<file path="flow/config.mk">
export PLATFORM = sky130hd
export DESIGN_NAME = CPU
export DESIGN_NICKNAME = CPU
export VERILOG_FILES = /design/flow/design.v
export SDC_FILE = /design/flow/constraint.sdc
export NUM_CORES = 4
export LEC_CHECK = 0
export CAP_MARGIN = 20
export CORE_MARGIN = 2
export CORE_UTILIZATION = 72
export PLACE_DENSITY_LB_ADDON = 0.26
export SETUP_SLACK_MARGIN = 3.99
export SLEW_MARGIN = 20
</file>
<file path="flow/constraint.sdc">
create_clock -name core_clock -period 13.5 [get_ports {clk}]
set_input_delay 2.7000 -clock core_clock [delete_from_list [all_inputs] [get_ports {clk}]]
set_output_delay 2.7000 -clock core_clock [all_outputs]
set_load 0.01 [all_outputs]
</file>
<file path="flow/design.v">
module Mux #(parameter N = 4)(
	input [N-1:0] A, B,
	input S,
	output [N-1:0] C
);
assign C = S? A: B;
endmodule 
module Adder #(parameter N = 4)(
    input [N-1:0] A,B,
    output [N-1:0] C
);
assign C = A+B;
endmodule
module Register #(parameter N = 10) (
	input clk, rst,
	input [N-1:0] D,
	input en,
	output logic [N-1:0] Q
);
always_ff @(posedge clk or posedge rst)
	if(rst) Q <= 10'h00;
	else if(en)
		Q <= D;
endmodule 
module Register_File(
    input  logic [3:0] A1, A2, A3,
    input  logic       clk,
    input  logic       rst,
    input  logic       WE3,
    input  logic [31:0] WD3,
    input  logic [31:0] R15,
    output logic [31:0] RD1, RD2
);
    logic [31:0] rf [14:0];   
    always_ff @(posedge clk) begin
        if (rst) begin
            for (int i = 0; i < 15; i++)
                rf[i] <= 32'h00000000;
        end else if (WE3) begin
            rf[A3] <= WD3;
        end
    end
    assign RD1 = (A1 == 4'b1111) ? R15 : rf[A1];
    assign RD2 = (A2 == 4'b1111) ? R15 : rf[A2];
endmodule
module Extender(
    input  logic [23:0] A,
    input  logic [1:0] ImmSrc,
    output logic [31:0] Out
);
 always_comb
    case(ImmSrc)
    2'b00: Out={24'b0,A[7:0]};
    2'b01: Out={20'b0,A[11:0]};
    2'b10: Out={{6{A[23]}},A[23:0],2'b00};
    default: Out=32'bx; 
    endcase
 endmodule
module ALU #(parameter N = 32)(
    input  logic [N-1:0] A,
    input  logic [N-1:0] B,
    input  logic [1:0]   ALUCtrl,
    output logic [N-1:0] Result,
    output logic [3:0]   Flags  
);
    logic [N:0] pre_Result;   
    logic [N:0] pre_Sub;      
    always_comb begin
        Result     = '0;
        pre_Result = '0;
        pre_Sub    = '0;
        Flags      = 4'b0000;
        case (ALUCtrl)
            2'b10: begin   
                Result = A & B;
            end
            2'b11: begin   
                Result = A | B;
            end
            2'b00: begin   
                pre_Result = {1'b0, A} + {1'b0, B};
                Result     = pre_Result[N-1:0];
                Flags[2]   = pre_Result[N];   
                Flags[3]   = (A[N-1] == B[N-1]) && (Result[N-1] != A[N-1]);  
            end
            2'b01: begin   
                pre_Sub    = {1'b0, A} - {1'b0, B};
                Result     = pre_Sub[N-1:0];
                Flags[2]   = pre_Sub[N];   
                Flags[3]   = (A[N-1] != B[N-1]) && (Result[N-1] != A[N-1]);  
            end
        endcase
        Flags[0] = (Result == 0);      
        Flags[1] = Result[N-1];        
    end
endmodule
module Condition_Check(
    input  logic [3:0] Flag,   
    input  logic [3:0] Cond,
    output logic       CondEx
);
logic V, C, N, Z;
assign {V, C, N, Z} = Flag;
always_comb begin
    case (Cond)
        4'b0000: CondEx = Z;                      
        4'b0001: CondEx = ~Z;                     
        4'b0010: CondEx = C;                      
        4'b0011: CondEx = ~C;                     
        4'b0100: CondEx = N;                      
        4'b0101: CondEx = ~N;                     
        4'b0110: CondEx = V;                      
        4'b0111: CondEx = ~V;                     
        4'b1000: CondEx = ~Z & C;                 
        4'b1001: CondEx = Z | ~C;                 
        4'b1010: CondEx = ~(N ^ V);               
        4'b1011: CondEx = N ^ V;                  
        4'b1100: CondEx = ~Z & ~(N ^ V);          
        4'b1101: CondEx = Z | (N ^ V);            
        4'b1110: CondEx = 1'b1;                   
        default: CondEx = 1'b0;                   
    endcase
end
endmodule
module Decoder (
	input logic [1:0] Op,
	input logic[5:0] Funct,
	input logic[3:0] Rd,
	output logic [1:0] FlagW,
	output logic PCS, RegW, MemW, MemtoReg, ALUSrc, 
	output logic [1:0] ImmSrc, RegSrc, ALUControl,
	output logic NoWrite
);
	logic Branch, ALUOP;
	PC_Logic pc_logic_inst(
		.Rd(Rd),
		.Branch(Branch), 
		.RegW(RegW),
		.PCS(PCS)
	);
	Main_Decoder main_decoder_inst(
		.Op(Op),
		.Funct(Funct),
		.Branch(Branch), 
		.RegW(RegW), 
		.MemW(MemW), 
		.MemtoReg(MemtoReg), 
		.ALUSrc(ALUSrc), 
		.ImmSrc(ImmSrc), 
		.RegSrc(RegSrc),
		.ALUOP(ALUOP)
	);
	ALU_Decoder alu_decoder_inst (
		.ALUOP(ALUOP),
		.Funct(Funct[4:0]),
		.ALUControl(ALUControl), 
		.FlagW(FlagW),
		.NoWrite(NoWrite)
	);
endmodule 
module PC_Logic (
	input logic [3:0] Rd,
	input logic Branch, RegW,
	output logic PCS
);
	assign PCS = ((Rd == 4'd15) & RegW) | Branch;
endmodule 
module Main_Decoder (
	input logic [1:0] Op,
	input logic [5:0] Funct,
	output logic Branch, RegW, MemW, MemtoReg, ALUSrc, 
	output logic [1:0] ImmSrc, RegSrc,
	output logic ALUOP
);
    always_comb begin
	     Branch = 0;
        RegW = 0;
        MemW = 0;
        MemtoReg = 0;
        ALUSrc = 0;
        ImmSrc = 2'b00;
        RegSrc = 2'b00;
        ALUOP = 0;
        case (Op)
            2'b00: begin
					 Branch = 0;
					 MemtoReg = 0;
					 MemW = 0;
					 RegW = 1;
					 ALUOP = 1;
                if (Funct[5] == 1'b0) begin
                    ALUSrc = 0;
                    RegSrc = 2'b00;
                end else begin
                    ALUSrc = 1;
                    ImmSrc = 2'b00;
                    RegSrc = 2'b00;  
                end
            end
            2'b01: begin
					 Branch = 0;
					 ALUSrc = 1;
					 ImmSrc = 2'b01;
					 ALUOP = 0;
                if (Funct[0] == 1'b0) begin
                    MemW  = 1;
                    RegW  = 0;
                    RegSrc = 2'b10;
                end else begin
						  MemtoReg = 1;
						  MemW = 0;
						  RegW = 1;
						  RegSrc = 2'b00;
                end
            end
            2'b10: begin
					 Branch = 1;
					 MemtoReg = 0;
					 MemW = 0;
					 ALUSrc = 1;
					 ImmSrc = 2'b10;
					 RegW = 0;
					 RegSrc = 2'b01;
					 ALUOP = 0;
            end
        endcase
    end
endmodule
module ALU_Decoder (
	input logic ALUOP,
	input logic [4:0] Funct,
	output logic [1:0] ALUControl, FlagW,
	output logic NoWrite
);
	always_comb begin
		 case (ALUOP)
			  1'b0: begin
					ALUControl = 2'b00;
					FlagW      = 2'b00;
					NoWrite    = 1'b0;
			  end
			  1'b1: begin
					case (Funct[4:1])
						 4'b0100: begin
							  ALUControl = 2'b00;
							  FlagW      = Funct[0] ? 2'b11 : 2'b00;
							  NoWrite    = 1'b0;
						 end
						 4'b0010: begin
							  ALUControl = 2'b01;
							  FlagW      = Funct[0] ? 2'b11 : 2'b00;
							  NoWrite    = 1'b0;
						 end
						 4'b0000: begin
							  ALUControl = 2'b10;
							  FlagW      = Funct[0] ? 2'b10 : 2'b00;
							  NoWrite    = 1'b0;
						 end
						 4'b1100: begin
							  ALUControl = 2'b11;
							  FlagW      = Funct[0] ? 2'b10 : 2'b00;
							  NoWrite    = 1'b0;
						 end
						 4'b1010: begin 
							  ALUControl = 2'b01;
							  FlagW = 2'b11;
							  NoWrite = 1'b1;
						 end
						 default: begin
							  ALUControl = 2'b00;
							  FlagW      = 2'b00;
							  NoWrite    = 1'b0;
						 end
					endcase
			  end
		 endcase
	end
endmodule 
module Control_Unit(
    input  logic [3:0] Cond,
    input  logic [1:0] Op,
    input  logic [5:0] Funct,
    input  logic [3:0] Rd,
    input  logic [3:0] Flags,
    input  logic       clk,
    input  logic       rst,
    output logic       PCSrc,
    output logic       MemtoReg,
    output logic       MemWrite,
    output logic [1:0] ALUControl,
    output logic       ALUSrc,
    output logic [1:0] ImmSrc,
    output logic       RegWrite,
    output logic [1:0] RegSrc
);
    logic       RegW;
    logic       MemW;
    logic       ALUOP;
    logic       Branch;
    logic       PCS;
    logic       CondEx;
    logic [1:0] FlagW;
    logic [3:0] ALUfLags;
	 logic NoWrite;
	Decoder decoder_inst (
		.Op(Op),
		.Funct(Funct),
		.Rd(Rd),
		.FlagW(FlagW),
		.PCS(PCS), 
		.RegW(RegW), 
		.MemW(MemW), 
		.MemtoReg(MemtoReg), 
		.ALUSrc(ALUSrc), 
		.ImmSrc(ImmSrc), 
		.RegSrc(RegSrc), 
		.ALUControl(ALUControl),
		.NoWrite(NoWrite)
	);
    Register #(2) Register_Flag1(
        .clk(clk), 
        .rst(rst),
        .D(Flags[3:2]),
        .en(FlagW[1] & CondEx),
        .Q(ALUfLags[3:2])
    );
    Register #(2) Register_Flag2(
        .clk(clk), 
        .rst(rst),
        .D(Flags[1:0]),
        .en(FlagW[0] & CondEx),
        .Q(ALUfLags[1:0])
    );
    Condition_Check inst_Condition_Check(
        .Flag(ALUfLags), 
        .Cond(Cond), 
        .CondEx(CondEx)
    );
    assign PCSrc     = PCS & CondEx & ~NoWrite;
    assign RegWrite  = RegW & CondEx;
    assign MemWrite  = MemW & CondEx;
endmodule
module CPU (
	input logic clk, rst,
	input logic [31:0] Instr,
	input logic [31:0] ReadData,
	output logic [31:0] WriteData,
	output logic MemWrite,
	output logic [31:0] PC,
	output logic [31:0] ALUResult,
	output logic [31:0] Result
);
	logic [3:0] RA1, RA2;
	logic [31:0] SrcA, SrcB;
	logic [31:0] next_PC, PCPlus4, PCPlus8;
	logic [31:0] ExtImm;
	logic PCSrc;
	logic MemtoReg;
	logic [1:0] ALUControl;
	logic ALUSrc;
	logic [1:0] ImmSrc;
	logic RegWrite;
	logic [1:0] RegSrc;
	logic [3:0] AluFlags;
	logic started;
	logic load_PC;
	always_ff @(posedge clk or posedge rst) begin
		if (rst)
			started <= 0;
		else
			started <= 1;
	end
	assign load_PC = started;
	Mux #(.N(32)) next_PC_inst (
		.A(Result),
		.B(PCPlus4),
		.S(PCSrc),
		.C(next_PC)
	);
	Register #(.N(32)) PC_Register (
		.clk(clk), 
		.rst(rst),
		.D(next_PC),
		.en(load_PC),
		.Q(PC)
	);
	Mux #(.N(4)) RA1_inst (
		.A(4'd15),
		.B(Instr[19:16]),
		.S(RegSrc[0]),
		.C(RA1)
	);
	Mux #(.N(4)) RA2_inst (
		.A(Instr[15:12]),
		.B(Instr[3:0]),
		.S(RegSrc[1]),
		.C(RA2)
	);
	Adder #(.N(32)) PCPlus4_inst (
		.A(PC),
		.B(32'd4),
		.C(PCPlus4)
	);
	Adder #(.N(32)) PCPlus8_inst (
		.A(32'd8),
		.B(PC),
		.C(PCPlus8)
	);
	Register_File Reg_file_inst (
		.A1(RA1),
		.A2(RA2),
		.A3(Instr[15:12]),
		.clk(clk),
		.rst(rst),
		.WE3(RegWrite),
		.R15(PCPlus8),
		.RD1(SrcA),
		.RD2(WriteData),
		.WD3(Result)
	);
	Extender Extender_ins (
		.A(Instr[23:0]),
		.ImmSrc(ImmSrc),
		.Out(ExtImm)
	);
	Mux #(.N(32)) ALUSrc_inst (
		.A(ExtImm),
		.B(WriteData),
		.S(ALUSrc),
		.C(SrcB)
	);
	ALU #(.N(32)) ALU_inst (
		.A(SrcA),
		.B(SrcB),
		.ALUCtrl(ALUControl),
		.Result(ALUResult),
		.Flags(AluFlags)
	);
	Mux #(.N(32)) MemToReg_inst (
		.A(ReadData),
		.B(ALUResult),
		.S(MemtoReg),
		.C(Result)
	);
	Control_Unit CU_Inst (
		.clk(clk),
		.rst(rst),
		.Cond(Instr[31:28]),
		.Op(Instr[27:26]),
		.Funct(Instr[25:20]),
		.Rd(Instr[15:12]),
		.Flags(AluFlags),
		.PCSrc(PCSrc),
		.MemtoReg(MemtoReg),
		.MemWrite(MemWrite),
		.ALUControl(ALUControl),
		.ALUSrc(ALUSrc),
		.ImmSrc(ImmSrc),
		.RegWrite(RegWrite),
		.RegSrc(RegSrc)
	);
endmodule
</file>
<file path="flow/run.sh">
#!/bin/bash
# the make line also repeats each setting of config.mk as NAME=value (left out here)
make -C /OpenROAD-flow-scripts/flow DESIGN_CONFIG=/design/flow/config.mk WORK_HOME=/design/flow/orfs CLKGATE_MAP_FILE= finish
</file>
==> ci_impl_report.md, run 1 <==
### Yosys + OpenROAD results

| Metric | Value |
|---|---|
| Top cells by area | `edfxtp_1, mux4_2, nor2_1, ha_1, nand2_1` |
| Synth Area per Inst | `9.748 µm²` |
| CTS H-tree lvls | `2` |
| Top cell area share | `0.4173` |
| Top FF cell, synth | `edfxtp_1` |
| Grt ovf | `570` |
| Synthesis area per yosys | `34,680 µm²` |
| Synth area leader | `edfxtp_1` |
| Ys flops | `519` |
| Synth warn | `9` |
| Synth top cell by count | `nor2_1` |
| Top cells by count | `nor2_1, edfxtp_1, nand2_1` |
| Failing step | `5_1_grt` |
| Mapped cell area | `34,680 µm²` |
| Adder share | `0.03976` |
| Status | `did not finish` |
| Clock Path Buffers | `3` |
| Inst Count DP | `4,180` |
| Place WS | `699.6 ps` |
| Hold buffers post-CTS | `0` |
| Seq/Total Area, Yosys | `0.4440` |
| Fp_density | `0.7279` |
| Clock Tree Root | `clkbuf_16` |
| Err | `[ERROR GRT-0116] Global routing finished with congestion. Check the congestion regions in the DRC Viewer.` |
| XOR Share, Synth | `0.01995` |
| FP Rows | `80` |
| CTS buffer count | `49` |
| GPL Wtd Cong | `1.087` |
| AND/OR/NAND/NOR Cells, Area Fraction | `0.1610` |
| AO/OA Area Share | `0.1473` |
| Syn Inst Count | `3,558` |
| Syn Nets | `3,733` |
| Mux cell area share | `0.1334` |
| Yosys cell count | `3,558` |
| Port bufs | `194` |
| Clock sink count | `519` |
| Die width | `223.5 µm` |
| Overall routing resource usage | `0.9239` |
| DIE HEIGHT | `223.5 µm` |
| Boundary Pins | `195` |
| Chip Area | `49,940 µm²` |
| Core Area | `47,650 µm²` |
| Post-synth EDFFs | `482` |
| Async set-reset flop share out of synthesis | `0.07129` |
| Netlist cell types | `101` |
| DP HPWL | `98,320 µm` |
| Top comb family, area | `simple AND/OR/NAND/NOR gates` |
layer usage:
| metal | overflow | track usage |
|---|---|---|
| met2 | 211 | 0.9901 |
| met5 | 26 | 0.7576 |
| met3 | 98 | 0.8769 |
| met1 | 69 | 0.9176 |
| met4 | 166 | 0.9108 |
metrics by stage:
step | utilization | cell area, µm² | hold slack, ps
2_1_floorplan | - | 35330 | 462.8
4_1_cts | 0.8873 | 42280 | 526.4
3_3_place_gp | 0.7894 | 37610 | 495.4
3_5_place_dp | 0.7897 | 37630 | 512.9
timing repair:
item                                    in CTS
cloned                                      11
setup buffers                              204
endpoints found under the setup margin     125
pin swaps                                  107
resized                                    453
==> inputs of run 2 (changes only) <==
- ABC_AREA: unset -> 0
- CAP_MARGIN: 20 -> 0
- CORE_ASPECT_RATIO: unset -> 1.28
- CORE_UTILIZATION: 72 -> 21
- CTS_CLUSTER_DIAMETER: unset -> 130
- MAX_ROUTING_LAYER: unset -> met5
- PLACE_DENSITY_LB_ADDON: 0.26 -> 0.04
- SETUP_SLACK_MARGIN: 3.99 -> 3.31
- clock period: 13.5 -> 27.6 ns (I/O delays scaled with it)
==> ci_impl_report.md, run 2 <==
### Flow metrics

| Metric | Value |
|---|---|
| Status | `no timing/DRC/antenna violations` |
| Crit path kind | `in -> out` |
| Netlist cell types | `101` |
| Lkg Pwr | `0.01527 µW` |
| Syn Nets | `3,733` |
| Tool Warnings | `98` |
| P_seq | `1000 µW` |
| Vias in the first global route | `29,730` |
| Async set-reset flop share out of synthesis | `0.07129` |
| Via-to-Cell Ratio | `4.975` |
| Setup ws final | `7070 ps` |
| DRC | `0` |
| Synth area leader | `edfxtp_1` |
| RSZ-0062 raised after global routing | `no` |
| DP HPWL | `127,400 µm` |
| Min Clock Period, post-route | `20,530 ps` |
| Adder share | `0.03976` |
| Post-CTS Setup Bufs | `0` |
| Clock Tree Root | `clkbuf_16` |
| Hold EP | `CU_Inst.Register_Flag1.Q[0]` |
| Boundary Pins | `195` |
| Critical path peak fanout | `57` |
| Min-delay worst type | `reg -> reg` |
| Die width | `363.2 µm` |
| TNS Setup | `0 ps` |
| R2R cell count | `19` |
| Worst path arrival time | `15,010 ps` |
| Port bufs | `194` |
| Worst Tran Pin Value | `1118 ps` |
| Fp_density | `0.2115` |
| Core Area | `164,000 µm²` |
| Final hold vios | `0` |
| Inst Count DP | `5,690` |
| Ys flops | `519` |
| AND/OR/NAND/NOR Cells, Area Fraction | `0.1610` |
| Synth warn | `9` |
| Busiest grt layer | `met2` |
| Grt ovf | `0` |
| Switching part of the total | `0.4222` |
| Clock sink count | `519` |
| Worst R2R Start | `PC_Register.Q[3]` |
| Top delay family on crit path | `buffers and inverters` |
| Logic power comb | `1360 µW` |
| Combinational Power Share | `0.422` |
| Critical path's slowest cell | `mux2_8` |
| Hold buffers post-CTS | `0` |
| Max-slew headroom | `0.2489` |
| Overall routing resource usage | `0.2182` |
| Top FF cell, synth | `edfxtp_1` |
| Fmax | `0.04871 GHz` |
| CTS tree | `done` |
| Pwr Total | `3232 µW` |
| XOR Share, Synth | `0.01995` |
| CTS clk-pin slew, worst paths | `50 ps` |
| Post-synth EDFFs | `482` |
| Hold path start | `CU_Inst.Register_Flag1.Q[0]` |
| WP depth | `26` |
| Group drawing the most power | `combinational cells` |
| Clock Latency Late Sink | `690 ps` |
| Mapped cell area | `34,680 µm²` |
| Top cells by area | `edfxtp_1, mux4_2, nor2_1, ha_1, nand2_1` |
| DR pass1 iterations | `5` |
| Final tally of setup violations | `0` |
| Top cells by count | `nor2_1, edfxtp_1, nand2_1` |
| Cts repair resizes | `0` |
| Top comb family, area | `simple AND/OR/NAND/NOR gates` |
| FF-to-FF setup slack | `19,960 ps` |
| Share of total power in the clock network | `0.268` |
| Nets | `3,811` |
| Synth Area per Inst | `9.748 µm²` |
| Sequential share of power | `0.310` |
| Peak VDD IR | `0.04516 mV` |
| Place WS | `7009 ps` |
| Pwr dens | `78.39 nW/µm²` |
| CTS H-tree lvls | `3` |
| DIE HEIGHT | `463.8 µm` |
| Clock group | `867 µW` |
| Initial antenna violation count | `4` |
| AO/OA Area Share | `0.1473` |
| Net switching power | `1365 µW` |
| Mux cell area share | `0.1334` |
| WP buf/inv | `8` |
| Met2 Use GR | `0.3833` |
| Final Skew | `42.02 ps` |
| Critical Path Max Stage Delay | `710 ps` |
| GPL Wtd Cong | `0.8294` |
| Syn Inst Count | `3,558` |
| Cell depth of the worst min-delay path | `2` |
| Synthesis area per yosys | `34,680 µm²` |
| Final slew viol count | `0` |
| R2r endpoint | `CU_Inst.Register_Flag2.Q[0]` |
| CTS buffer count | `69` |
| Final core occ | `0.2515` |
| Final worst path period share | `0.7438` |
| CP endpoint | `Result[31]` |
| Synth top cell by count | `nor2_1` |
| M3 GR Usage | `0.02018` |
| Final ANT Viol Nets | `0` |
| Chip Area | `168,400 µm²` |
| Max-cap check violation count | `0` |
| Initial drt markers | `2,063` |
| Seq/Total Area, Yosys | `0.4440` |
| FP Rows | `168` |
| Grt met1 use | `0.2820` |
| Largest net degree at the start of global routing | `58` |
| First-pass GRT wire length | `255,800 µm` |
| Int Power | `1868 µW` |
| Non-Filler Instances | `5,813` |
| Clock Path Buffers | `3` |
| Routed WL | `186,500 µm` |
| Critical Path RT | `22,080 ps` |
| CP Launch Type | `input pin` |
| Crit path from | `Instr[27]` |
| Worst setup EP type | `output port` |
| Vias post-DR | `28,920` |
| Layout area overhead | `18.90%` |
| Yosys cell count | `3,558` |
| Top cell area share | `0.4173` |
| Routed WL per cell | `32.09 µm` |
[run 2: routing by layer]
metal,wire (µm),vias to the layer above
met3,6006,193
li1,-,13010
met1,81680,14970
met4,5131,0
met5,0,-
met2,93730,750
[run 2: cell type report]
| class | instances | area (µm²) |
|---|---|---|
| inverter | 172 | 645.6 |
| clock inverter | 27 | 155.1 |
| tap | 2125 | 2659 |
| multi-input combinational | 2569 | 17700 |
| antenna | 3 | 7.507 |
| sequential | 519 | 15400 |
| clock buffer | 93 | 1902 |
| fill | 17420 | 122700 |
| timing repair buffer | 305 | 2769 |
[run 2: per-stage QoR]
| step | area, µm² | hold slack, ps |
|---|---|---|
| floorplan | 34680 | 462.8 |
| global placement | 39160 | 514.0 |
| global route | 41230 | 550.7 |
| detailed placement | 39170 | 514.1 |
| finish | 41240 | 517.8 |
| CTS | 41230 | 521.7 |
==> inputs of run 3 (changes only) <==
- ABC_AREA: 0 -> unset
- CELL_PAD_IN_SITES_DETAIL_PLACEMENT: unset -> 2
- CELL_PAD_IN_SITES_GLOBAL_PLACEMENT: unset -> 1
- CORE_ASPECT_RATIO: 1.28 -> unset
- CORE_MARGIN: 2 -> 4
- CORE_UTILIZATION: 21 -> 40
- CTS_CLUSTER_DIAMETER: 130 -> unset
- GPL_ROUTABILITY_DRIVEN: unset -> 0
- MAX_ROUTING_LAYER: met5 -> unset
- PLACE_DENSITY_LB_ADDON: 0.04 -> 0.13
- SETUP_SLACK_MARGIN: 3.31 -> unset
- SLEW_MARGIN: 20 -> 35
- clock period: 27.6 -> 20.0 ns (I/O delays scaled with it)
==> ci_impl_report.md, run 3 <==
### Flow metrics

| Metric | Value |
|---|---|
| Share of total power in the clock network | `0.247` |
| Net switching power | `1776 µW` |
| Die width | `302.5 µm` |
| Critical path's slowest cell | `mux2_8` |
| Async set-reset flop share out of synthesis | `0.07129` |
| Synth area leader | `edfxtp_1` |
| Top cells by area | `edfxtp_1, mux4_2, nor2_1, ha_1, nand2_1` |
| Synth Area per Inst | `9.748 µm²` |
| CTS buffer count | `59` |
| Final Skew | `40.15 ps` |
| Syn Inst Count | `3,558` |
| Initial drt markers | `3,468` |
| Max-cap check violation count | `0` |
| Critical Path Max Stage Delay | `760 ps` |
| Vias in the first global route | `33,840` |
| Int Power | `2497 µW` |
| Seq/Total Area, Yosys | `0.4440` |
| M1 WL | `63,760 µm` |
| Yosys cell count | `3,558` |
| Routed met2 length | `78,650 µm` |
| Clock sink count | `519` |
| Worst R2R Start | `PC_Register.Q[3]` |
| Syn Nets | `3,733` |
| Clock group | `1060 µW` |
| Clock Path Buffers | `3` |
| Mux cell area share | `0.1334` |
| Lkg Pwr | `0.01507 µW` |
| Layout area overhead | `14.19%` |
| Worst Tran Pin Value | `1001 ps` |
| Initial antenna violation count | `6` |
| DRC | `0` |
| Overall routing resource usage | `0.3559` |
| Routed WL per cell | `34.80 µm` |
| Setup ws final | `2784 ps` |
| CTS tree | `done` |
| RSZ-0062 raised after global routing | `no` |
| Synth top cell by count | `nor2_1` |
| Min-delay worst type | `reg -> reg` |
| Hold path start | `CU_Inst.Register_Flag2.Q[0]` |
| Vias post-DR | `31,750` |
| Top delay family on crit path | `buffers and inverters` |
| Worst path arrival time | `13,220 ps` |
| Fmax | `0.05808 GHz` |
| Post-CTS Setup Bufs | `0` |
| P_seq | `1380 µW` |
| Uppermost layer routed | `met5` |
| Final worst path period share | `0.8608` |
| Top FF cell, synth | `edfxtp_1` |
| WP buf/inv | `7` |
| Sequential share of power | `0.322` |
| Met3 routed WL | `15,380 µm` |
| CTS H-tree lvls | `2` |
| Adder share | `0.03976` |
| Final slew viol count | `0` |
| Cell depth of the worst min-delay path | `1` |
| Boundary Pins | `195` |
| Logic power comb | `1840 µW` |
| TNS Setup | `0 ps` |
| Min Clock Period, post-route | `17,220 ps` |
| Group drawing the most power | `combinational cells` |
| Critical Path RT | `16,000 ps` |
| Final hold vios | `0` |
| Crit path kind | `in -> out` |
| Nets | `3,788` |
| Place WS | `2869 ps` |
| First-pass GRT wire length | `238,000 µm` |
| Synthesis area per yosys | `34,680 µm²` |
| DP HPWL | `110,900 µm` |
| Status | `no timing/DRC/antenna violations` |
| CTS clk-pin slew, worst paths | `50 ps` |
| Netlist cell types | `101` |
| Hold EP | `CU_Inst.Register_Flag2.Q[0]` |
| DR pass1 iterations | `6` |
| Grt ovf | `0` |
| Tool Warnings | `101` |
| Combinational Power Share | `0.430` |
| Core Area | `85,550 µm²` |
| XOR Share, Synth | `0.01995` |
| Ys flops | `519` |
| Port bufs | `194` |
| Crit path from | `Instr[27]` |
| AND/OR/NAND/NOR Cells, Area Fraction | `0.1610` |
| CP Launch Type | `input pin` |
| Peak VDD IR | `0.06364 mV` |
| Routed WL | `167,000 µm` |
| Via-to-Cell Ratio | `6.615` |
| Chip Area | `91,480 µm²` |
| CP endpoint | `Result[31]` |
| Final ANT Viol Nets | `0` |
| Final tally of setup violations | `0` |
| Clock Tree Root | `clkbuf_16` |
| FF-to-FF setup slack | `13,120 ps` |
| Max-slew headroom | `0.3273` |
| Post-synth EDFFs | `482` |
| Largest net degree at the start of global routing | `107` |
| Top cells by count | `nor2_1, edfxtp_1, nand2_1` |
| DIE HEIGHT | `302.5 µm` |
| Cell mode on critical path | `nor2_1` |
| Worst setup EP type | `output port` |
| Cts repair resizes | `0` |
| Top cell area share | `0.4173` |
| Switching part of the total | `0.4156` |
| FP Rows | `107` |
| Clock Latency Late Sink | `640 ps` |
| Hold buffers post-CTS | `0` |
| Top comb family, area | `simple AND/OR/NAND/NOR gates` |
| R2r endpoint | `Reg_file_inst.rf[6][31]` |
| R2R cell count | `22` |
| AO/OA Area Share | `0.1473` |
| Fp_density | `0.4054` |
| Pwr dens | `107.9 nW/µm²` |
| Critical path peak fanout | `55` |
| Mapped cell area | `34,680 µm²` |
| Synth warn | `9` |
| WP depth | `25` |
[run 3: area by class of cell]
type / instances / area, µm²
antenna: 1 / 2.502
clock buffer: 82 / 1563
clock inverter: 20 / 206.4
fill: 8910 / 45950
inverter: 172 / 645.6
multi-input combinational: 2569 / 17650
sequential: 519 / 15400
tap: 1144 / 1431
timing repair buffer: 292 / 2709
[run 3: metal layers]
| metal | track usage | vias to the layer above |
|---|---|---|
| met5 | 0 | - |
| met4 | 0.1693 | 8 |
| li1 | - | 12930 |
| met2 | 0.5910 | 1837 |
| met1 | 0.4498 | 16480 |
| met3 | 0.06848 | 497 |
[run 3: metrics by stage]
stage	power (µW)	util	hold WS (ps)	area (µm²)	std cells
after floorplan	2333	-	462.8	34680	3558
after global placement	3106	0.4415	497.2	37770	4694
after detailed placement	3174	0.4419	538.1	37800	4696
after CTS	4233	0.4626	550.7	39570	4798
after global routing	4422	0.4629	592.6	39600	4798
final	4273	0.4629	542.9	39600	4799
==> inputs of run 4 (changes only) <==
- CAP_MARGIN: 0 -> 20
- CELL_PAD_IN_SITES_DETAIL_PLACEMENT: 2 -> 0
- CELL_PAD_IN_SITES_GLOBAL_PLACEMENT: 1 -> unset
- CORE_MARGIN: 4 -> 2
- CORE_UTILIZATION: 40 -> 27
- CTS_CLUSTER_SIZE: unset -> 48
- GPL_ROUTABILITY_DRIVEN: 0 -> 1
- MAX_ROUTING_LAYER: unset -> met4
- MIN_ROUTING_LAYER: unset -> met2
- PLACE_DENSITY_LB_ADDON: 0.13 -> 0.17
- SETUP_SLACK_MARGIN: unset -> 1.14
- SLEW_MARGIN: 35 -> 20
- clock period: 20.0 -> 9.65 ns (I/O delays scaled with it)
==> ci_impl_report.md, run 4 <==
### Flow metrics

| Metric | Value |
|---|---|
| Synthesis area per yosys | `34,680 µm²` |
| Synth top cell by count | `nor2_1` |
| Lkg Pwr | `0.02005 µW` |
| Group drawing the most power | `combinational cells` |
| Ys flops | `519` |
| Hold buffers post-CTS | `0` |
| Synth Area per Inst | `9.748 µm²` |
| Max-slew headroom | `0.1778` |
| Grt ovf | `0` |
| Initial antenna violation count | `1` |
| Place WS | `-1031 ps` |
| Boundary Pins | `195` |
| Hold EP | `CU_Inst.Register_Flag2.Q[0]` |
| Mux cell area share | `0.1334` |
| Initial drt markers | `10,670` |
| Switching part of the total | `0.4211` |
| Final tally of setup violations | `10` |
| Clock sink count | `519` |
| Worst path arrival time | `7900 ps` |
| Post-synth EDFFs | `482` |
| P_seq | `2880 µW` |
| Fillcell total | `12,670` |
| Sequential share of power | `0.245` |
| CTS buffer count | `58` |
| Share of total power in the clock network | `0.209` |
| Clock Latency Late Sink | `730 ps` |
| WP buf/inv | `11` |
| Crit path kind | `in -> out` |
| Worst hold margin | `543.2 ps` |
| Fail Reasons | `negative setup slack` |
| Cell depth of the worst min-delay path | `1` |
| First-pass GRT wire length | `263,900 µm` |
| Clock Path Buffers | `3` |
| XOR Share, Synth | `0.01995` |
| Tool Warnings | `101` |
| Routed WL | `191,700 µm` |
| Seq/Total Area, Yosys | `0.4440` |
| Die width | `362.4 µm` |
| Final ANT Viol Nets | `0` |
| Layout area overhead | `43.71%` |
| Overall routing resource usage | `0.4502` |
| Pwr dens | `236.2 nW/µm²` |
| AND/OR/NAND/NOR Cells, Area Fraction | `0.1610` |
| WP depth | `28` |
| GPL Wtd Cong | `1.044` |
| Logic power comb | `6430 µW` |
| Syn Nets | `3,733` |
| Hold path start | `CU_Inst.Register_Flag2.Q[0]` |
| Combinational Power Share | `0.546` |
| Mapped cell area | `34,680 µm²` |
| Worst setup EP type | `output port` |
| Worst R2R Start | `PC_Register.Q[3]` |
| Top FF cell, synth | `edfxtp_1` |
| Largest net degree at the start of global routing | `49` |
| Core Area | `127,500 µm²` |
| Synth warn | `9` |
| Top comb family, area | `simple AND/OR/NAND/NOR gates` |
| Net switching power | `4958 µW` |
| Synth area leader | `edfxtp_1` |
| Netlist cell types | `101` |
| Syn Inst Count | `3,558` |
| Fmax | `0.1018 GHz` |
| Pwr Total | `11,770 µW` |
| CTS tree | `done` |
| Vias post-DR | `45,490` |
| Final hold vios | `0` |
| DP HPWL | `131,600 µm` |
| FF-to-FF setup slack | `1030 ps` |
| Critical Path RT | `7720 ps` |
| Min Clock Period, post-route | `9826 ps` |
| Max-cap check violation count | `0` |
| Fp_density | `0.2720` |
| Clock group | `2470 µW` |
| Chip Area | `131,300 µm²` |
| Status | `complete, but fails checks` |
| Int Power | `6816 µW` |
| Vias in the first global route | `49,080` |
| Top cells by count | `nor2_1, edfxtp_1, nand2_1` |
| Critical path peak fanout | `5` |
| CTS clk-pin slew, worst paths | `50 ps` |
| Worst Tran Pin Value | `1229 ps` |
| Final Skew | `66.59 ps` |
| R2r endpoint | `CU_Inst.Register_Flag2.Q[0]` |
| DRC | `0` |
| Cell mode on critical path | `buf_6` |
| Crit path from | `Instr[27]` |
| Final worst path period share | `1.018` |
| RSZ-0062 raised after global routing | `yes` |
| DIE HEIGHT | `362.4 µm` |
| Final slew viol count | `0` |
| Top cells by area | `edfxtp_1, mux4_2, nor2_1, ha_1, nand2_1` |
| Port bufs | `194` |
| Async set-reset flop share out of synthesis | `0.07129` |
| Top delay family on crit path | `multiplexers` |
| Clock Tree Root | `clkbuf_16` |
| Via-to-Cell Ratio | `7.377` |
| Setup ws final | `-176.4 ps` |
| CP Launch Type | `input pin` |
| Routed WL per cell | `31.08 µm` |
| CTS H-tree lvls | `2` |
| Yosys cell count | `3,558` |
| Nets | `4,608` |
| Top cell area share | `0.4173` |
| Peak VDD IR | `0.1656 mV` |
| Critical Path Max Stage Delay | `670 ps` |
| Critical path's slowest cell | `mux4_2` |
| CP endpoint | `Result[27]` |
| AO/OA Area Share | `0.1473` |
| Adder share | `0.03976` |
| FP Rows | `131` |
| R2R cell count | `40` |
| Sequential Area | `15,400 µm²` |
| MI comb area | `19,440 µm²` |
| DR pass1 iterations | `13` |
| Min-delay worst type | `reg -> reg` |
## run 4: through the flow
stage / utilization / setup TNS (ps) / instances / area (µm²)
global route: 0.3904 / -2748 / 6145 / 49790
detailed placement: 0.3477 / -26920 / 5854 / 44330
floorplan: - / 0 / 3558 / 35110
CTS: 0.3805 / 0 / 6087 / 48520
global placement: 0.3477 / -27660 / 5854 / 44330
finish: 0.3909 / -893.4 / 6166 / 49840
## run 4: metal layers
layer / track usage / share of wire / vias to the layer above
met3: 0.5815 / 0.43 / 1969
met1: - / 0 / 14800
met5: - / 0 / -
li1: - / - / 14580
met4: 0.1167 / 0.11 / 0
met2: 0.5039 / 0.46 / 14130
## run 4: timing repair
item | in CTS | in global routing
gates cloned | 4 | 1
setup buffers | 124 | 52
gates resized | 442 | 223
pin swaps | 112 | 63
endpoints found under the setup margin | 63 | 64
## run 4: area by class of cell
| type | instances | share of cell area |
|---|---|---|
| Sequential cell | 519 | 0.3090 |
| Clock inverter | 37 | 0.009288 |
| Antenna cell | 26 | 0.001305 |
| Clock buffer | 68 | 0.03090 |
| Multi-Input combinational cell | 2570 | 0.3901 |
| Inverter | 172 | 0.01418 |
| Tap cell | 1662 | 0.04172 |
| Timing Repair Buffer | 1112 | 0.2036 |
==> inputs of run 5 (changes only) <==
- CAP_MARGIN: 20 -> 15
- CELL_PAD_IN_SITES_DETAIL_PLACEMENT: 0 -> unset
- CORE_UTILIZATION: 27 -> 65
- CTS_CLUSTER_SIZE: 48 -> 63
- GPL_ROUTABILITY_DRIVEN: 1 -> unset
- MAX_ROUTING_LAYER: met4 -> unset
- MIN_ROUTING_LAYER: met2 -> unset
- PLACE_DENSITY_LB_ADDON: 0.17 -> unset
- SETUP_SLACK_MARGIN: 1.14 -> 1.72
- TNS_END_PERCENT: unset -> 5
- clock period: 9.65 -> 9.53 ns (I/O delays scaled with it)
==> ci_impl_report.md, run 5 <==
### Yosys + OpenROAD results

| Metric | Value |
|---|---|
| CTS H-tree lvls | `2` |
| Mux cell area share | `0.1334` |
| Adder share | `0.03976` |
| Failing step | `5_1_grt` |
| Chip Area | `55,220 µm²` |
| Synth top cell by count | `nor2_1` |
| FP Rows | `84` |
| Top cell area share | `0.4173` |
| Synth Area per Inst | `9.748 µm²` |
| Synth area leader | `edfxtp_1` |
| AND/OR/NAND/NOR Cells, Area Fraction | `0.1610` |
| Clock sink count | `519` |
| CTS buffer count | `52` |
| Top FF cell, synth | `edfxtp_1` |
| Ys flops | `519` |
| Synthesis area per yosys | `34,680 µm²` |
| Core Area | `52,660 µm²` |
| Syn Inst Count | `3,558` |
| Overall routing resource usage | `0.8910` |
| Clock Path Buffers | `3` |
| Syn Nets | `3,733` |
| Synth warn | `9` |
| Seq/Total Area, Yosys | `0.4440` |
| Post-synth EDFFs | `482` |
| Netlist cell types | `101` |
| Die width | `235.0 µm` |
| Top cells by count | `nor2_1, edfxtp_1, nand2_1` |
| Fp_density | `0.6587` |
| Status | `did not finish` |
| DP HPWL | `111,000 µm` |
| Async set-reset flop share out of synthesis | `0.07129` |
| Clock Tree Root | `clkbuf_16` |
| Port bufs | `194` |
| Err | `[ERROR GRT-0232] Routing congestion too high. Check the congestion heatmap in the GUI.` |
| Mapped cell area | `34,680 µm²` |
| XOR Share, Synth | `0.01995` |
| Boundary Pins | `195` |
| DIE HEIGHT | `235.0 µm` |
| Top comb family, area | `simple AND/OR/NAND/NOR gates` |
| Grt ovf | `427` |
| Place WS | `-980.2 ps` |
| GPL Wtd Cong | `1.054` |
| Yosys cell count | `3,558` |
| AO/OA Area Share | `0.1473` |
| Top cells by area | `edfxtp_1, mux4_2, nor2_1, ha_1, nand2_1` |
-- run 5: what timing repair did --
item                       in CTS
setup endpoints to repair     203
setup buffers                  57
hold buffers                    0
pin swaps                      81
gates cloned                    4
gates resized                 228
-- run 5: metrics by stage --
| stage | power (µW) | hold WS (ps) | cells | setup TNS (ps) | area, µm² |
|---|---|---|---|---|---|
| after detailed placement | 7472 | 513.1 | 4781 | -25490 | 41700 |
| after global placement | 7343 | 489.0 | 4781 | -20680 | 41690 |
| after floorplan | 4929 | 462.8 | 3558 | 0 | 34850 |
| after CTS | 9833 | 525.3 | 4939 | 0 | 44440 |
-- run 5: metal layers --
metal  GRT overflow  track usage
met1             60       0.8903
met5             10       0.6900
met2            155       0.9671
met4            132       0.8383
met3             70       0.8514
==> inputs of run 6 (changes only) <==
- CAP_MARGIN: 15 -> 20
- CORE_UTILIZATION: 65 -> 61
- CTS_CLUSTER_SIZE: 63 -> 41
- MAX_ROUTING_LAYER: unset -> met4
- SETUP_SLACK_MARGIN: 1.72 -> 1.21
==> ci_impl_report.md, run 6 <==
### Yosys + OpenROAD results

| Metric | Value |
|---|---|
| AO/OA Area Share | `0.1473` |
| Clock Tree Root | `clkbuf_16` |
| DIE HEIGHT | `242.4 µm` |
| Syn Inst Count | `3,558` |
| Synthesis area per yosys | `34,680 µm²` |
| Clock Path Buffers | `3` |
| GPL Wtd Cong | `1.088` |
| Async set-reset flop share out of synthesis | `0.07129` |
| Die width | `242.4 µm` |
| Synth area leader | `edfxtp_1` |
| Ys flops | `519` |
| Failing step | `5_1_grt` |
| FP Rows | `87` |
| Top cells by count | `nor2_1, edfxtp_1, nand2_1` |
| Clock sink count | `519` |
| Adder share | `0.03976` |
| Synth Area per Inst | `9.748 µm²` |
| Top FF cell, synth | `edfxtp_1` |
| Top cells by area | `edfxtp_1, mux4_2, nor2_1, ha_1, nand2_1` |
| Netlist cell types | `101` |
| CTS buffer count | `52` |
| Port bufs | `194` |
| Post-synth EDFFs | `482` |
| CTS H-tree lvls | `2` |
| Status | `did not finish` |
| Synth top cell by count | `nor2_1` |
| Fp_density | `0.6163` |
| AND/OR/NAND/NOR Cells, Area Fraction | `0.1610` |
| Chip Area | `58,780 µm²` |
| Core Area | `56,280 µm²` |
| DP HPWL | `110,700 µm` |
| XOR Share, Synth | `0.01995` |
| Synth warn | `9` |
| Top cell area share | `0.4173` |
| Syn Nets | `3,733` |
| Boundary Pins | `195` |
| Yosys cell count | `3,558` |
| Mux cell area share | `0.1334` |
| Area post-placement | `41,960 µm²` |
| Mapped cell area | `34,680 µm²` |
| Seq/Total Area, Yosys | `0.4440` |
| Top comb family, area | `simple AND/OR/NAND/NOR gates` |
==> run 6: repair_timing <==
action | in CTS
buffers inserted | 35
gates cloned | 4
setup endpoints to repair | 63
pin swaps | 56
hold buffers | 0
resized | 164
==> run 6: stage by stage <==
step / worst slack [ps] / cells
2_1_floorplan: 751.0 / 3558
3_5_place_dp: -839.9 / 4864
4_1_cts: 161.7 / 4999
3_3_place_gp: -717.0 / 4863
==> inputs of run 7 (changes only) <==
- CAP_MARGIN: 20 -> 35
- CELL_PAD_IN_SITES_DETAIL_PLACEMENT: unset -> 0
- CORE_ASPECT_RATIO: unset -> 0.94
- CORE_UTILIZATION: 61 -> 40
- CTS_CLUSTER_SIZE: 41 -> unset
- MAX_ROUTING_LAYER: met4 -> unset
- SETUP_SLACK_MARGIN: 1.21 -> unset
- TNS_END_PERCENT: 5 -> unset
- clock period: 9.53 -> 20.0 ns (I/O delays scaled with it)
==> ci_impl_report.md, run 7 <==
### Flow metrics

| Metric | Value |
|---|---|
| # diodes | `0` |
| Seq/Total Area, Yosys | `0.4440` |
| Clock Path Buffers | `3` |
| Worst path arrival time | `12,570 ps` |
| Top delay family on crit path | `buffers and inverters` |
| Top cell area share | `0.4173` |
| XOR Share, Synth | `0.01995` |
| Synth warn | `9` |
| Share of total power in the clock network | `0.255` |
| FP Rows | `104` |
| First-pass GRT wire length | `200,700 µm` |
| Design Area, Final | `39,760 µm²` |
| Sequential share of power | `0.324` |
| Vias in the first global route | `28,540` |
| Top comb family, area | `simple AND/OR/NAND/NOR gates` |
| Async set-reset flop share out of synthesis | `0.07129` |
| Int Power | `2538 µW` |
| Worst R2R Start | `PC_Register.Q[3]` |
| Boundary Pins | `195` |
| Ys flops | `519` |
| Routed WL per cell | `29.44 µm` |
| Critical path peak fanout | `51` |
| Setup ws final | `3433 ps` |
| R2R cell count | `23` |
| CP endpoint | `Result[31]` |
| Post-synth EDFFs | `482` |
| Clock Tree Root | `clkbuf_16` |
| Fp_density | `0.4044` |
| GPL Wtd Cong | `0.9929` |
| DR pass1 iterations | `6` |
| Top FF cell, synth | `edfxtp_1` |
| Overall routing resource usage | `0.3102` |
| Tool Warnings | `98` |
| AND/OR/NAND/NOR Cells, Area Fraction | `0.1610` |
| Yosys cell count | `3,558` |
| CTS buffer count | `56` |
| Adder share | `0.03976` |
| Clock Latency Late Sink | `630 ps` |
| Worst Tran Pin Value | `1007 ps` |
| WP depth | `25` |
| Initial antenna violation count | `1` |
| Routed WL | `140,900 µm` |
| Chip Area | `89,080 µm²` |
| Synthesis area per yosys | `34,680 µm²` |
| Area post-placement | `37,870 µm²` |
| TNS Setup | `0 ps` |
| Lkg Pwr | `0.01520 µW` |
| M1 WL | `53,470 µm` |
| Clock sink count | `519` |
| Final hold vios | `0` |
| P_seq | `1370 µW` |
| Switching part of the total | `0.4011` |
| Met3 routed WL | `16,490 µm` |
| CTS H-tree lvls | `2` |
| Top cells by area | `edfxtp_1, mux4_2, nor2_1, ha_1, nand2_1` |
| Critical path's slowest cell | `mux2_8` |
| WP buf/inv | `7` |
| Max-slew headroom | `0.3286` |
| Fmax | `0.06036 GHz` |
| Max-cap check violation count | `0` |
| Synth area leader | `edfxtp_1` |
| Mapped cell area | `34,680 µm²` |
| Via-to-Cell Ratio | `6.248` |
| Final worst path period share | `0.8284` |
| Critical Path Max Stage Delay | `710 ps` |
| Peak VDD IR | `0.06624 mV` |
| Hold buffers post-CTS | `0` |
| R2r endpoint | `Reg_file_inst.rf[0][31]` |
| Mux cell area share | `0.1334` |
| Die width | `307.7 µm` |
| Routed met2 length | `63,830 µm` |
| Net switching power | `1700 µW` |
| Post-CTS Setup Bufs | `0` |
| Worst hold margin | `529.8 ps` |
| Grt ovf | `0` |
| Final slew viol count | `0` |
| Initial drt markers | `3,959` |
| Final ANT Viol Nets | `0` |
| Crit path kind | `in -> out` |
| Synth top cell by count | `nor2_1` |
| Cts repair resizes | `0` |
| CTS tree | `done` |
| Vias post-DR | `29,890` |
| CP Launch Type | `input pin` |
| Port bufs | `194` |
| CTS clk-pin slew, worst paths | `70 ps` |
| DIE HEIGHT | `289.5 µm` |
| Hold EP | `CU_Inst.Register_Flag2.Q[0]` |
| Layout area overhead | `14.64%` |
| Combinational Power Share | `0.421` |
| Pwr dens | `106.6 nW/µm²` |
| RSZ-0062 raised after global routing | `no` |
| Netlist cell types | `101` |
| Worst setup EP type | `output port` |
| Syn Inst Count | `3,558` |
| Min Clock Period, post-route | `16,570 ps` |
| Crit path from | `Instr[27]` |
| Cell depth of the worst min-delay path | `1` |
| Core Area | `85,750 µm²` |
| Final tally of setup violations | `0` |
| Hold path start | `CU_Inst.Register_Flag2.Q[0]` |
| Top cells by count | `nor2_1, edfxtp_1, nand2_1` |
| Synth Area per Inst | `9.748 µm²` |
| Uppermost layer routed | `met4` |
| DRC | `0` |
| Status | `no timing/DRC/antenna violations` |
| FF-to-FF setup slack | `13,350 ps` |
| Min-delay worst type | `reg -> reg` |
| Group drawing the most power | `combinational cells` |
| DP HPWL | `94,560 µm` |
| Fillcell total | `7,993` |
| Place WS | `3435 ps` |
| Clock group | `1080 µW` |
| AO/OA Area Share | `0.1473` |
| Largest net degree at the start of global routing | `86` |
| Final Skew | `25.77 ps` |
| Logic power comb | `1790 µW` |
| Syn Nets | `3,733` |
| Critical Path RT | `16,000 ps` |
| Nets | `3,798` |
-- run 7: final cells by class --
cell class / instances / area, µm² / share of cell area
multi-input cells: 2569 / 17590 / 0.4424
clock inverters: 37 / 385.4 / 0.009692
flip-flops and latches: 519 / 15400 / 0.3873
clock buffers: 69 / 1493 / 0.03754
repair buffers: 305 / 2853 / 0.07175
well taps: 1113 / 1393 / 0.03502
inverters: 172 / 645.6 / 0.01624
-- run 7: per-layer routing --
metal  vias up  track usage
li1      12980            -
met1     14560       0.4040
met2      1956       0.4931
met3       392      0.07359
met4         0       0.1384
met5         -            0
-- run 7: stage by stage --
stage | power [µW] | util | cells
2_1_floorplan | 2333 | - | 3558
3_3_place_gp | 3133 | 0.4400 | 4669
3_5_place_dp | 3134 | 0.4416 | 4676
4_1_cts | 4208 | 0.4635 | 4782
5_1_grt | 4401 | 0.4637 | 4784
6_report | 4238 | 0.4637 | 4784
==> inputs of run 8 (changes only) <==
- CAP_MARGIN: 35 -> 20
- CELL_PAD_IN_SITES_DETAIL_PLACEMENT: 0 -> unset
- CORE_ASPECT_RATIO: 0.94 -> unset
- CORE_UTILIZATION: 40 -> 66
- CTS_CLUSTER_SIZE: unset -> 63
- clock period: 20.0 -> 9.53 ns (I/O delays scaled with it)
==> ci_impl_report.md, run 8 <==
### Yosys + OpenROAD results

| Metric | Value |
|---|---|
| Status | `did not finish` |
| Failing step | `5_1_grt` |
| Err | `[ERROR GRT-0116] Global routing finished with congestion. Check the congestion regions in the DRC Viewer.` |
| Top cells by count | `nor2_1, edfxtp_1, nand2_1` |
| XOR Share, Synth | `0.01995` |
| GPL Wtd Cong | `1.069` |
| DP HPWL | `108,800 µm` |
| DIE HEIGHT | `233.2 µm` |
| Fp_density | `0.6640` |
| Yosys cell count | `3,558` |
| Place WS | `-1041 ps` |
| Async set-reset flop share out of synthesis | `0.07129` |
| CTS H-tree lvls | `2` |
| Core Area | `52,240 µm²` |
| Mapped cell area | `34,680 µm²` |
| Syn Inst Count | `3,558` |
| FP Rows | `84` |
| AO/OA Area Share | `0.1473` |
| Synth area leader | `edfxtp_1` |
| Chip Area | `54,400 µm²` |
| Top cell area share | `0.4173` |
| Top FF cell, synth | `edfxtp_1` |
| Clock Path Buffers | `3` |
| Inst Count DP | `4,761` |
| Clock Tree Root | `clkbuf_16` |
| Boundary Pins | `195` |
| Die width | `233.2 µm` |
| Port bufs | `194` |
| Syn Nets | `3,733` |
| CTS buffer count | `54` |
| Top comb family, area | `simple AND/OR/NAND/NOR gates` |
| Netlist cell types | `101` |
| Post-synth EDFFs | `482` |
| Grt ovf | `64` |
| AND/OR/NAND/NOR Cells, Area Fraction | `0.1610` |
| Synth top cell by count | `nor2_1` |
| Mux cell area share | `0.1334` |
| Overall routing resource usage | `0.7821` |
| Synthesis area per yosys | `34,680 µm²` |
| Ys flops | `519` |
| Top cells by area | `edfxtp_1, mux4_2, nor2_1, ha_1, nand2_1` |
| Adder share | `0.03976` |
| Synth warn | `9` |
| Clock sink count | `519` |
| Synth Area per Inst | `9.748 µm²` |
| Seq/Total Area, Yosys | `0.4440` |
-- run 8: metrics by stage --
| stage | power, µW | TNS [ps] | area [µm²] | util |
|---|---|---|---|---|
| after floorplan | 4896 | 0 | 34680 | - |
| after global placement | 7292 | -23970 | 41530 | 0.7950 |
| after detailed placement | 7405 | -26580 | 41550 | 0.7955 |
| after CTS | 9817 | -90.37 | 44270 | 0.8476 |
-- run 8: layer usage --
metal	overflow	track usage
met5	1	0.4881
met4	33	0.6927
met3	6	0.6907
met2	20	0.9010
met1	4	0.8019
-- run 8: timing repair --
action	4_1_cts
setup buffers	58
pin swaps	39
hold buffers	0
setup endpoints to repair	50
gates cloned	3
resized	122
==> inputs of run 9 (changes only) <==
- CAP_MARGIN: 20 -> 0
- CORE_MARGIN: 2 -> 4
- CORE_UTILIZATION: 66 -> 40
- CTS_CLUSTER_SIZE: 63 -> unset
- PLACE_DENSITY_LB_ADDON: unset -> 0.13
- SLEW_MARGIN: 20 -> 35
- clock period: 9.53 -> 20.0 ns (I/O delays scaled with it)
==> ci_impl_report.md, run 9 <==
### Flow metrics

| Metric | Value |
|---|---|
| Netlist cell types | `101` |
| R2r endpoint | `Reg_file_inst.rf[5][30]` |
| Hold path start | `CU_Inst.Register_Flag1.Q[0]` |
| Final tally of setup violations | `0` |
| First-pass GRT wire length | `210,400 µm` |
| Largest net degree at the start of global routing | `107` |
| Group drawing the most power | `combinational cells` |
| DR pass1 iterations | `7` |
| Async set-reset flop share out of synthesis | `0.07129` |
| Sequential Area | `15,400 µm²` |
| Status | `no timing/DRC/antenna violations` |
| Cell depth of the worst min-delay path | `2` |
| Fp_density | `0.4054` |
| R2R cell count | `22` |
| Combinational Power Share | `0.422` |
| Worst setup EP type | `output port` |
| FP Rows | `107` |
| Post-synth EDFFs | `482` |
| Critical path peak fanout | `69` |
| Initial antenna violation count | `4` |
| XOR Share, Synth | `0.01995` |
| Critical Path RT | `16,000 ps` |
| Final slew viol count | `0` |
| Routed WL | `149,600 µm` |
| Worst Tran Pin Value | `1011 ps` |
| CP endpoint | `Result[30]` |
| Clock group | `1080 µW` |
| Crit path kind | `in -> out` |
| Syn Nets | `3,733` |
| AND/OR/NAND/NOR Cells, Area Fraction | `0.1610` |
| Nets | `3,797` |
| CTS clk-pin slew, worst paths | `60 ps` |
| Final worst path period share | `0.8395` |
| Top FF cell, synth | `edfxtp_1` |
| Max-slew headroom | `0.3245` |
| Adder share | `0.03976` |
| Final core occ | `0.4649` |
| Top comb family, area | `simple AND/OR/NAND/NOR gates` |
| Port bufs | `194` |
| Switching part of the total | `0.4076` |
| Top cells by area | `edfxtp_1, mux4_2, nor2_1, ha_1, nand2_1` |
| TNS Setup | `0 ps` |
| # diodes | `0` |
| Hold EP | `CU_Inst.Register_Flag1.Q[0]` |
| Clock sink count | `519` |
| Share of total power in the clock network | `0.254` |
| Final ANT Viol Nets | `0` |
| Clock Latency Late Sink | `650 ps` |
| CTS tree | `done` |
| Max-cap check violation count | `0` |
| Yosys cell count | `3,558` |
| Logic power comb | `1790 µW` |
| Sequential share of power | `0.324` |
| Routed WL per cell | `31.09 µm` |
| Lkg Pwr | `0.01517 µW` |
| CTS H-tree lvls | `2` |
| Ys flops | `519` |
| DIE HEIGHT | `302.5 µm` |
| Synth warn | `9` |
| GPL Wtd Cong | `0.9464` |
| DP HPWL | `96,520 µm` |
| Synth area leader | `edfxtp_1` |
| Top cell area share | `0.4173` |
| Chip Area | `91,480 µm²` |
| Worst R2R Start | `PC_Register.Q[3]` |
| Clock Tree Root | `clkbuf_16` |
| FF-to-FF setup slack | `13,430 ps` |
| Grt ovf | `0` |
| DRC | `0` |
| Synthesis area per yosys | `34,680 µm²` |
| Critical Path Max Stage Delay | `800 ps` |
| Min Clock Period, post-route | `16,790 ps` |
| Core Area | `85,550 µm²` |
| Post-CTS Setup Bufs | `0` |
| Synth Area per Inst | `9.748 µm²` |
| Layout area overhead | `14.68%` |
| Pwr dens | `106.5 nW/µm²` |
| Min-delay worst type | `reg -> reg` |
| Final hold vios | `0` |
| Tool Warnings | `100` |
| Clock Path Buffers | `3` |
| Pwr Total | `4234 µW` |
| Die width | `302.5 µm` |
| Net switching power | `1726 µW` |
| Mux cell area share | `0.1334` |
| Int Power | `2508 µW` |
| Hold buffers post-CTS | `0` |
| Seq/Total Area, Yosys | `0.4440` |
| Peak VDD IR | `0.07069 mV` |
| Worst path arrival time | `12,790 ps` |
| WP buf/inv | `5` |
| Worst hold margin | `519.7 ps` |
| MI comb area | `17,640 µm²` |
| Boundary Pins | `195` |
| Final Skew | `31.57 ps` |
| Top cells by count | `nor2_1, edfxtp_1, nand2_1` |
| Fillcell total | `8,073` |
| Crit path from | `Instr[27]` |
| Vias post-DR | `30,060` |
| CTS buffer count | `58` |
| CP Launch Type | `input pin` |
| Overall routing resource usage | `0.3190` |
| Initial drt markers | `4,016` |
| Syn Inst Count | `3,558` |
| Critical path's slowest cell | `mux2_8` |
| Mapped cell area | `34,680 µm²` |
| Cts repair resizes | `0` |
| Synth top cell by count | `nor2_1` |
| Fmax | `0.05956 GHz` |
| Vias in the first global route | `28,640` |
| WP depth | `25` |
| Top delay family on crit path | `AND-OR/OR-AND gates` |
| AO/OA Area Share | `0.1473` |
| P_seq | `1370 µW` |
| Via-to-Cell Ratio | `6.248` |
| RSZ-0062 raised after global routing | `no` |
[run 9: layout make-up]
cell class	count	share of cell area
tap	1144	0.03599
sequential	519	0.3872
clock inverter	42	0.009437
inverter	172	0.01623
multi-input combinational	2569	0.4435
clock buffer	64	0.03731
timing repair buffer	302	0.07037
[run 9: through the flow]
step,setup slack (ps),cells,instance area (µm²)
CTS,3213,4811,39740
global route,2976,4812,39770
global placement,3263,4704,37850
floorplan,6630,3558,34680
finish,3210,4812,39770
detailed placement,3244,4705,37880
[run 9: metal layers]
| metal | wire length, µm | GRT usage | vias to the layer above |
|---|---|---|---|
| met2 | 66900 | 0.4940 | 1879 |
| met1 | 59420 | 0.4382 | 14860 |
| met5 | 25 | 0 | - |
| li1 | - | - | 12980 |
| met4 | 6702 | 0.1289 | 4 |
| met3 | 16570 | 0.06841 | 348 |
==> inputs of run 10 (changes only) <==
- CAP_MARGIN: 0 -> 20
- CORE_MARGIN: 4 -> 2
- CORE_UTILIZATION: 40 -> 58
- CTS_CLUSTER_DIAMETER: unset -> 375
- CTS_CLUSTER_SIZE: unset -> 15
- PLACE_DENSITY_LB_ADDON: 0.13 -> unset
- SETUP_SLACK_MARGIN: unset -> 1.21
- SLEW_MARGIN: 35 -> 20
- TNS_END_PERCENT: unset -> 5
- clock period: 20.0 -> 9.53 ns (I/O delays scaled with it)
==> ci_impl_report.md, run 10 <==
### Flow metrics

| Metric | Value |
|---|---|
| Status | `complete, but fails checks` |
| Fail Reasons | `negative setup slack` |
| Largest net degree at the start of global routing | `74` |
| Sequential share of power | `0.297` |
| Boundary Pins | `195` |
| Seq/Total Area, Yosys | `0.4440` |
| Synth Area per Inst | `9.748 µm²` |
| Worst path arrival time | `7700 ps` |
| Hold buffers post-CTS | `0` |
| Group drawing the most power | `combinational cells` |
| GPL Wtd Cong | `1.031` |
| Top delay family on crit path | `AND-OR/OR-AND gates` |
| Clock group | `1620 µW` |
| Hold path start | `CU_Inst.Register_Flag2.Q[0]` |
| Final Skew | `37.13 ps` |
| Clock sink count | `519` |
| Combinational Power Share | `0.536` |
| Port bufs | `194` |
| Hold EP | `CU_Inst.Register_Flag2.Q[0]` |
| First-pass GRT wire length | `220,800 µm` |
| R2R cell count | `26` |
| Final core occ | `0.7566` |
| Mux cell area share | `0.1334` |
| Clock Path Buffers | `3` |
| Non-Filler Instances | `4,998` |
| Synthesis area per yosys | `34,680 µm²` |
| Vias post-DR | `34,800` |
| Crit path from | `Instr[27]` |
| Vias in the first global route | `34,360` |
| Tool Warnings | `103` |
| FF-to-FF setup slack | `2890 ps` |
| FP Rows | `89` |
| Crit path kind | `in -> out` |
| Max-cap check violation count | `0` |
| Critical path's slowest cell | `mux4_2` |
| Cell mode on critical path | `buf_6` |
| Final slew viol count | `0` |
| Top FF cell, synth | `edfxtp_1` |
| Final worst path period share | `1.008` |
| Netlist cell types | `101` |
| Lkg Pwr | `0.01819 µW` |
| Routed WL | `155,700 µm` |
| Setup ws final | `-78.33 ps` |
| Design Area, Final | `44,650 µm²` |
| Top comb family, area | `simple AND/OR/NAND/NOR gates` |
| CP Launch Type | `input pin` |
| Clock Latency Late Sink | `590 ps` |
| Adder share | `0.03976` |
| Fmax | `0.1041 GHz` |
| Top cell area share | `0.4173` |
| Final hold vios | `0` |
| Grt ovf | `0` |
| Synth warn | `9` |
| Critical path peak fanout | `6` |
| Core Area | `59,020 µm²` |
| Int Power | `5698 µW` |
| Routed WL per cell | `31.15 µm` |
| Inst Count DP | `4,876` |
| Switching part of the total | `0.4117` |
| Min-delay worst type | `reg -> reg` |
| CTS tree | `done` |
| AND/OR/NAND/NOR Cells, Area Fraction | `0.1610` |
| TNS Setup | `-164.8 ps` |
| DR pass1 iterations | `9` |
| Die width | `248.5 µm` |
| Min Clock Period, post-route | `9608 ps` |
| Syn Nets | `3,733` |
| Max-slew headroom | `0.2503` |
| Worst Tran Pin Value | `1121 ps` |
| Via-to-Cell Ratio | `6.963` |
| Worst R2R Start | `PC_Register.Q[14]` |
| Final tally of setup violations | `4` |
| DIE HEIGHT | `248.5 µm` |
| Clock Tree Root | `clkbuf_16` |
| Nets | `4,379` |
| AO/OA Area Share | `0.1473` |
| WP depth | `28` |
| Worst hold margin | `583.0 ps` |
| Cell depth of the worst min-delay path | `1` |
| RSZ-0062 raised after global routing | `yes` |
| Syn Inst Count | `3,558` |
| Mapped cell area | `34,680 µm²` |
| Top cells by count | `nor2_1, edfxtp_1, nand2_1` |
| R2r endpoint | `Reg_file_inst.rf[12][30]` |
| DRC | `0` |
| Async set-reset flop share out of synthesis | `0.07129` |
| Ys flops | `519` |
| Synth top cell by count | `nor2_1` |
| CTS H-tree lvls | `2` |
| CTS clk-pin slew, worst paths | `90 ps` |
| Overall routing resource usage | `0.4833` |
| Net switching power | `3988 µW` |
| Fp_density | `0.5876` |
| Synth area leader | `edfxtp_1` |
| Chip Area | `61,770 µm²` |
| DP HPWL | `106,300 µm` |
| Layout area overhead | `28.75%` |
| Critical Path RT | `7620 ps` |
| Logic power comb | `5190 µW` |
| Post-synth EDFFs | `482` |
| Critical Path Max Stage Delay | `570 ps` |
| Peak VDD IR | `0.2229 mV` |
| Worst setup EP type | `output port` |
| Area post-placement | `41,960 µm²` |
| Top cells by area | `edfxtp_1, mux4_2, nor2_1, ha_1, nand2_1` |
| P_seq | `2880 µW` |
| CTS buffer count | `40` |
| Initial antenna violation count | `1` |
| WP buf/inv | `11` |
| XOR Share, Synth | `0.01995` |
| Yosys cell count | `3,558` |
| Initial drt markers | `6,361` |
| Pwr dens | `216.9 nW/µm²` |
| Final ANT Viol Nets | `0` |
| CP endpoint | `Result[30]` |
| Share of total power in the clock network | `0.167` |
==> run 10: timing repair <==
item,in CTS,in global routing
setup endpoints to repair,63,63
resized,158,141
buffers inserted,39,16
pin swaps,68,47
gates cloned,3,1
==> run 10: metal layers <==
metal	wire length, µm	GRT usage	vias up
met5	126	0.02625	-
met4	11560	0.2681	2
met3	27520	0.1979	923
met2	65320	0.7098	3462
met1	51140	0.6048	16310
li1	-	-	14110
==> run 10: stage by stage <==
| step | total power [µW] | setup WS (ps) |
|---|---|---|
| finish | 9685 | -78.33 |
| global route | 9877 | -158.7 |
| CTS | 9258 | 15.35 |
| detailed placement | 7478 | -887.7 |
| global placement | 7405 | -929.2 |
| floorplan | 4929 | 751.0 |
==> run 10: layout make-up <==
| class | count | area (µm²) |
|---|---|---|
| multi-input cells | 2569 | 18570 |
| clock buffers | 55 | 1079 |
| diodes | 5 | 12.51 |
| flip-flops and latches | 519 | 15400 |
| well taps | 773 | 967.2 |
| clock inverters | 3 | 26.28 |
| inverters | 172 | 665.6 |
| fillers | 4011 | 14370 |
| repair buffers | 902 | 7935 |
Power is estimated from default activity; no workload was simulated.
